==> job 1807 <==
==> flow/design.v <==
`timescale 1ns / 1ps
module key_debounce #(  
   parameter	DELAY_TIME = 250_000  
)(
		input wire	clk,		
		input wire  rstn,
		input wire	key_in,		
		output reg 	press_on			
);
reg		key_in_r0;		
reg		key_in_r1;		
reg 		key_in_nedge;		
reg	[$clog2(DELAY_TIME)-1:0]delay_cnt;		
reg		delay_flag;		 
always @(posedge clk or negedge rstn)
begin
    if(rstn == 1'b0) begin
        key_in_r0 <= 1'b0	;	
        key_in_r1 <= 1'b0	;	
    end
    else begin
       key_in_r0 <= key_in;
	   key_in_r1 <= key_in_r0;
    end
end
always @(posedge clk or negedge rstn)
begin
    if(rstn == 1'b0) begin
        key_in_nedge <= 1'b0;               
    end
    else begin
        key_in_nedge <= ~key_in_r0 & key_in_r1;
    end 
end
always @(posedge clk or negedge rstn)
begin
    if(rstn == 1'b0) begin
        delay_cnt  <= 'd0;	
    end
    else begin
        if((delay_flag == 1) && (delay_cnt == DELAY_TIME - 1))
				delay_cnt <= 0;
        else if ((delay_flag == 1) && (delay_cnt < DELAY_TIME - 1))
            delay_cnt <= delay_cnt + 1;
        else  
				delay_cnt <= 0;
    end
end
always @(posedge clk or negedge rstn)
begin
    if(rstn == 1'b0) begin
	 delay_flag <= 1'b0;		 
    end
    else begin
        if(key_in_nedge) begin	 
				delay_flag <= 1'b1;	 
        end
        else if (delay_cnt == DELAY_TIME - 1) begin
            delay_flag <= 1'b0;
        end
        else
            delay_flag <= delay_flag;
    end
end
always @(posedge clk or negedge rstn)
begin
    if(rstn == 1'b0) begin
        press_on <= 1'b0;
    end
    else begin
        if((delay_cnt == DELAY_TIME - 1) && (delay_flag == 1'b1)) begin		 
		    press_on <= 1'b1;
        end
        else begin
            press_on <= 1'b0;
        end
    end
end
endmodule
`timescale 1ns / 1ps
module Display(
    input	wire	clk,   
    input   wire  rstn,
    input	wire	[3:0]  sw_in,  
    input   wire  [2:0]  press_on,
    output	wire	[1:0]  reg_ab, 
    output  wire  [7:0]  led_time,
    output	wire 	[3:0]  seg_data_1, 
	 output	wire 	[3:0]  seg_data_2 
    );
localparam COUNT_1S = 12048;  
localparam Quarter_Time = 60; 	 
localparam Quarter_Time_rest = 10;	 
wire clk1h;
reg [13:0] counter ; 
reg [13:0] Qcounter ;
reg [6:0] scorer_A ; 
reg [6:0] scorer_B ; 
reg [6:0] Quarter_Time_Down ;	 
reg [2:0] Quarter_Time_rest_Down ;  
reg [4:0] AttackT_A ; 
reg [4:0] AttackT_B; 
reg [1:0] reg_ab_reg;
reg [7:0] led_time_reg ;
reg [3:0] seg_data_1_reg;
reg [3:0] seg_data_2_reg;
reg [1:0] DownCNT;	 
reg [6:0] countA_1;	 
reg [6:0] countA_2;	 
reg [6:0] countA_3;	 
reg [6:0] countB_1;	 
reg [6:0] countB_2;	 
reg [6:0] countB_3;	 
always @(posedge clk or negedge rstn)
begin
    if(rstn == 1'b0) begin	 
       led_time_reg <= 8'b0000_0000; 
       Qcounter <= 'd0; 
	    Quarter_Time_Down <= Quarter_Time;	
		 Quarter_Time_rest_Down <= Quarter_Time_rest;
	    DownCNT <= 'd0;
    end
    else begin
        if(Qcounter == COUNT_1S - 1) begin  
            Qcounter <= 'd0;
				if(Quarter_Time_Down == 0) begin        
						if(DownCNT == 2'd3) begin
						   DownCNT <= 2'd3;
							Quarter_Time_Down <=  0;
							Quarter_Time_rest_Down <= 0;
							led_time_reg <= {led_time_reg[5:0],1'b1,1'b1}; 
						end
						else begin
							if(Quarter_Time_rest_Down == 0)begin
								DownCNT <= DownCNT + 1'b1;
								Quarter_Time_Down <=  Quarter_Time;
								Quarter_Time_rest_Down <= Quarter_Time_rest;
								led_time_reg <= {led_time_reg[5:0],1'b1,1'b1}; 
							end
							else begin
								Quarter_Time_rest_Down <= Quarter_Time_rest_Down -1'b1;
							end
						end
				 end
				 else begin
					 Quarter_Time_Down <= Quarter_Time_Down - 1'b1;
				 end
        end
        else begin
           Qcounter <= Qcounter + 1; 
        end 
    end
end 
always @(posedge clk or negedge rstn)
begin
    if(rstn == 1'b0) begin
        scorer_A <= 'd0; 
        scorer_B <= 'd0; 
		  countA_1 <= 'd0;countA_2 <= 'd0;countA_3 <= 'd0;
		  countB_1 <= 'd0;countB_2 <= 'd0;countB_3 <= 'd0;
	 end
    else begin
        case(sw_in[3:1])
            3'b011:begin  
              case(press_on)  
                3'b001: begin
                    scorer_A <= scorer_A + 1;
						  countA_1 <= countA_1 + 1;
                end 
                3'b010: begin
                    scorer_A <= scorer_A + 2;
						  countA_2 <= countA_2 + 1;
                end 
                3'b100: begin
                    scorer_A <= scorer_A + 3;
						  countA_3 <= countA_3 + 1;
					 end
                default:begin
                    scorer_A <= scorer_A; 
                end
              endcase  
            end
            3'b111:begin  
               case(press_on)
                3'b001: begin
                    scorer_B <= scorer_B + 1;
						  countB_1 <= countB_1 + 1;
                end 
                3'b010: begin
                    scorer_B <= scorer_B + 2;
						  countB_2 <= countB_2 + 1;
                end 
                3'b100: begin
                    scorer_B <= scorer_B + 3;
						  countB_3 <= countB_3 + 1;
                end
                default:begin
                    scorer_B <= scorer_B; 
                end
              endcase     
            end			 
            default:begin
                scorer_A <= scorer_A; 
                scorer_B <= scorer_B; 
            end
        endcase
    end
end
always @(posedge clk or negedge rstn)
begin
    if(rstn == 1'b0) begin
        AttackT_A <= 5'd24;
        AttackT_B <= 5'd24;
        counter <=  'd0;
    end
    else begin
        case(sw_in[3:1])
		3'b000:begin    
              if(sw_in[0] == 1'b1) begin 
                    if(counter == COUNT_1S - 1) begin  
                            counter <= 'd0;
									 if(AttackT_A == 0) begin  
                                AttackT_A <= 0 ;
                            end
                            else begin
                               AttackT_A <= AttackT_A - 1'b1;
                            end
                    end
                    else begin
                       counter <= counter + 1;
                    end
             end
             else begin   
                counter <= counter;
             end   
		end
		3'b001:begin  
              if(sw_in[0] == 1'b1) begin  
                    if(counter == COUNT_1S - 1) begin  
                            counter <= 'd0;
                            if(AttackT_B == 0) begin 
                                AttackT_B <= 0 ;
                            end
                            else begin
                               AttackT_B <= AttackT_B - 1'b1;
                            end
                    end
                    else begin
                       counter <= counter + 1;
                    end
             end
             else begin   
                counter <= counter;
             end
		end
		3'b011:begin  
           counter <=  counter;
           AttackT_A <= AttackT_A;
		     AttackT_B <= AttackT_B;
		end
		3'b111:begin  
		     counter <=  counter;
           AttackT_A <= AttackT_A;
		     AttackT_B <= AttackT_B;
		end	
		default:begin
            counter <=  'd0;
            AttackT_A <= 5'd24;
		      AttackT_B <= 5'd24;
	    end
	   endcase
    end
end
always @(posedge clk or negedge rstn)
begin
    if(rstn == 1'b0) begin
		  seg_data_1_reg <= 4'd16; 
        seg_data_2_reg <= 4'd16;
		  reg_ab_reg <= 2'b11;
    end
    else begin
        case(sw_in[3:1])
		3'b000:begin    
            seg_data_2_reg <= AttackT_A%10; 
            seg_data_1_reg <= AttackT_A/10; 
			reg_ab_reg <= 2'b10;
		end
		3'b001:begin  
            seg_data_2_reg <= AttackT_B%10;
            seg_data_1_reg <= AttackT_B/10;
			reg_ab_reg <= 2'b01;
		end
		3'b011:begin  
            seg_data_2_reg <= scorer_A%10;
            seg_data_1_reg <= scorer_A/10;
			reg_ab_reg <= 2'b10;
		end
		3'b111:begin  
				seg_data_2_reg <= scorer_B%10;
				seg_data_1_reg <= scorer_B/10;
		   reg_ab_reg <= 2'b01;
		end			 
		3'b110:begin   
				if(Quarter_Time_Down == 0)begin
					seg_data_2_reg <= Quarter_Time_rest_Down%10;
					seg_data_1_reg <= Quarter_Time_rest_Down/10;end
				else begin
					seg_data_2_reg <= Quarter_Time_Down%10;
					seg_data_1_reg <= Quarter_Time_Down/10;end
		    reg_ab_reg <= 2'b00;
		end
		3'b100:begin   
            if(scorer_A > scorer_B) begin
					seg_data_2_reg <= 4'd10;   
					seg_data_1_reg <= scorer_A-scorer_B;   
					reg_ab_reg <= 2'b10;
			   end
				else if(scorer_A < scorer_B) begin
					seg_data_2_reg <= 4'd11;   
					seg_data_1_reg <= scorer_B-scorer_A;   
					reg_ab_reg <= 2'b01;
			   end 
				else begin	 
					seg_data_2_reg <= 4'd00;  
					seg_data_1_reg <= 4'd00;   
					reg_ab_reg <= 2'b00;
				end
		end
	   3'b010:begin
		case(press_on)	 
				3'b001:begin
					seg_data_2_reg <= countA_1%10;
					seg_data_1_reg <= countA_1/10;end
				3'b010:begin
					seg_data_2_reg <= countA_2%10;
					seg_data_1_reg <= countA_2/10;end
				3'b100:begin
					seg_data_2_reg <= countA_3%10;
					seg_data_1_reg <= countA_3/10;end
				endcase
		end
		3'b101:begin
				case(press_on)
				3'b001:begin
					seg_data_2_reg <= countB_1%10;
					seg_data_1_reg <= countB_1/10;end
				3'b010:begin
					seg_data_2_reg <= countB_2%10;
					seg_data_1_reg <= countB_2/10;end
				3'b100:begin
					seg_data_2_reg <= countB_3%10;
					seg_data_1_reg <= countB_3/10;end
				endcase
		end
		default:begin  
			seg_data_2_reg <= 4'd16;
			seg_data_1_reg <= 4'd16;
			reg_ab_reg <= 2'b11;
	    end
	endcase
    end
end    
assign reg_ab = reg_ab_reg;  
assign led_time = led_time_reg;
assign seg_data_1 = seg_data_1_reg;
assign seg_data_2 = seg_data_2_reg;
endmodule
`timescale 1ns / 1ps
module segment(
    input  [3:0] seg_data_1,
    input  [3:0] seg_data_2,
    output [8:0] seg_led_1,
    output [8:0] seg_led_2
);
function [8:0] seg;
    input [3:0] d;
    begin
        case (d)
            4'd0:  seg = 9'h3f;
            4'd1:  seg = 9'h06;
            4'd2:  seg = 9'h5b;
            4'd3:  seg = 9'h4f;
            4'd4:  seg = 9'h66;
            4'd5:  seg = 9'h6d;
            4'd6:  seg = 9'h7d;
            4'd7:  seg = 9'h07;
            4'd8:  seg = 9'h7f;
            4'd9:  seg = 9'h6f;
            4'd10: seg = 9'h77;  
            4'd11: seg = 9'h7c;  
            4'd12: seg = 9'h39;
            4'd13: seg = 9'h5e;
            4'd14: seg = 9'h79;
            default: seg = 9'h71;
        endcase
    end
endfunction
assign seg_led_1 = seg(seg_data_1);
assign seg_led_2 = seg(seg_data_2);
endmodule
`timescale 1ns / 1ps
module BallCompetition(
    input	wire clk,					 
    input   wire rstn,					 
    input	wire	[3:0]  sw_in,  	 
    input   wire  [2:0]  key_in,		 
    output	wire	[1:0]  reg_ab,  	 
    output  wire  [7:0]  led_time,	 
    output  [8:0]  seg_led_1,			 
	 output  [8:0]  seg_led_2			 
);
	localparam DelayTime = 250;   
   wire [2:0]	press_on;				 
	wire [3:0] seg_data_1;				 
	wire [3:0] seg_data_2;				 
    key_debounce	 
    #(.DELAY_TIME  (DelayTime))  
    key0
    (
		.clk(clk),		            
      .rstn(rstn),
      .key_in(key_in[0]),		
      .press_on(press_on[0])	       
    );
    key_debounce
    #(.DELAY_TIME  (DelayTime))  
    key1
    (
      .clk(clk),		           
      .rstn(rstn),
      .key_in(key_in[1]),		
      .press_on(press_on[1])	       
    );
    key_debounce
    #(.DELAY_TIME  (DelayTime))  
    key2
    (
      .clk(clk),		            
      .rstn(rstn),
      .key_in(key_in[2]),		
      .press_on(press_on[2])	      
    ); 
    Display u_Display(
      .clk(clk),  
      .rstn(rstn),
      .sw_in(sw_in),  
      .press_on(press_on),
      .reg_ab(reg_ab), 
      .led_time(led_time),
      .seg_data_1(seg_data_1),  
      .seg_data_2(seg_data_2)      
    );
    segment u_segment(
   .seg_data_1  (seg_data_1),	
	.seg_data_2  (seg_data_2),		
	.seg_led_1   (seg_led_1),		
	.seg_led_2	 (seg_led_2)
    );
endmodule
==> flow/run.sh <==
#!/bin/bash
# the make line also repeats each setting of config.mk as NAME=value (left out here)
make -C /OpenROAD-flow-scripts/flow DESIGN_CONFIG=/design/flow/config.mk WORK_HOME=/design/flow/orfs CLKGATE_MAP_FILE= finish
==> flow/config.mk <==
export PLATFORM = sky130hd
export DESIGN_NAME = BallCompetition
export DESIGN_NICKNAME = BallCompetition
export VERILOG_FILES = /design/flow/design.v
export SDC_FILE = /design/flow/constraint.sdc
export NUM_CORES = 4
export LEC_CHECK = 0
export ABC_AREA = 1
export CAP_MARGIN = 40
export CORE_MARGIN = 2
export CORE_UTILIZATION = 72
export CTS_CLUSTER_DIAMETER = 400
export CTS_CLUSTER_SIZE = 97
export SLEW_MARGIN = 20
==> flow/constraint.sdc <==
create_clock -name core_clock -period 4.42 [get_ports {clk}]
set_input_delay 0.8840 -clock core_clock [delete_from_list [all_inputs] [get_ports {clk}]]
set_output_delay 0.8840 -clock core_clock [all_outputs]
set_load 0.01 [all_outputs]
==> job 4574 (differences from job 1807) <==
--- a/flow/config.mk
+++ b/flow/config.mk
@@ -7,8 +7,6 @@
 export LEC_CHECK = 0
 export ABC_AREA = 1
-export CAP_MARGIN = 40
+export CAP_MARGIN = 20
 export CORE_MARGIN = 2
-export CORE_UTILIZATION = 72
-export CTS_CLUSTER_DIAMETER = 400
-export CTS_CLUSTER_SIZE = 97
-export SLEW_MARGIN = 20
+export CORE_UTILIZATION = 66
+export SLEW_MARGIN = 5
==> flow/constraint.sdc (replaced) <==
create_clock -name core_clock -period 5.51 [get_ports {clk}]
set_input_delay 1.1020 -clock core_clock [delete_from_list [all_inputs] [get_ports {clk}]]
set_output_delay 1.1020 -clock core_clock [all_outputs]
set_load 0.01 [all_outputs]
==> results <==
Of job 4574 and job 1807, job 1807 has the higher clock power (gap 24%, measured against job 1807).
Job 1807 finished but fails on negative setup slack. Job 4574 produced a clean layout.
In job 1807 the core utilization is higher than in job 4574, by 15 points.
Against job 4574, the total power of job 1807 is larger by about 40%.
Synthesized area is the same in job 1807 and job 4574.

* * *

==> 03-15 <==
RTL: the design.v shown in full above, as it stands there.
Settings: LEC_CHECK=0, ABC_AREA=1, CAP_MARGIN=20, CORE_MARGIN=2, CORE_UTILIZATION=72, CTS_CLUSTER_DIAMETER=388, CTS_CLUSTER_SIZE=100, PLACE_DENSITY=0.39, SETUP_SLACK_MARGIN=1.53, SLEW_MARGIN=20, TNS_END_PERCENT=10; clock period 6.3 ns.
run.sh (not shown) runs the stock make flow with config.mk's settings and CLKGATE_MAP_FILE=.
==> 12-03 (differences from 03-15) <==
- CORE_ASPECT_RATIO: not set -> 1.97
- CTS_CLUSTER_DIAMETER: 388 -> 395
- PLACE_DENSITY: 0.39 -> not set
- PLACE_DENSITY_LB_ADDON: not set -> 0.04
- SETUP_SLACK_MARGIN: 1.53 -> 1.29
- TNS_END_PERCENT: 10 -> 5
==> flow/constraint.sdc (replaced) <==
create_clock -name core_clock -period 4.38 [get_ports {clk}]
set_input_delay 0.8760 -clock core_clock [delete_from_list [all_inputs] [get_ports {clk}]]
set_output_delay 0.8760 -clock core_clock [all_outputs]
set_load 0.01 [all_outputs]
==> comparison table <==
Run status: 12-03 did not finish; 03-15 no timing/DRC/antenna violations
Last stage reached: 12-03 global routing; 03-15 -
Effective utilization at floorplan: 12-03 72.8%; 03-15 73.7%
Post-synthesis cell area: 12-03 0.0112 sq mm; 03-15 0.0112 sq mm
Core Box Area: 12-03 0.0154 sq mm; 03-15 0.0152 sq mm
Cell row count: 12-03 64; 03-15 45
Post-place setup slack: 12-03 -0.866 ns; 03-15 0.105 ns
Die extent in x: 12-03 92.9 microns; 03-15 129 microns
Synthesized flop and latch total: 12-03 159; 03-15 159
Resize count post-CTS: 12-03 82; 03-15 68
Number of buffers on the longest clock path: 12-03 2; 03-15 2
Chip footprint: 12-03 0.0166 sq mm; 03-15 0.0166 sq mm
Gp weighted congestion: 12-03 1.08; 03-15 1.01
Placed wire-length estimate: 12-03 24400 microns; 03-15 21400 microns
Post-Place Cell Area: 12-03 0.0128 sq mm; 03-15 0.0116 sq mm
Buffers inserted during post-CTS setup optimization: 12-03 26; 03-15 27
Count of placed standard cells including taps: 12-03 1878; 03-15 1728
Die span in y: 12-03 179 microns; 03-15 129 microns
Xor and xnor area share after synthesis: 12-03 5.79%; 03-15 5.79%
Number of cell instances after yosys synthesis: 12-03 1521; 03-15 1521
Power and IR drop assume default switching activity.
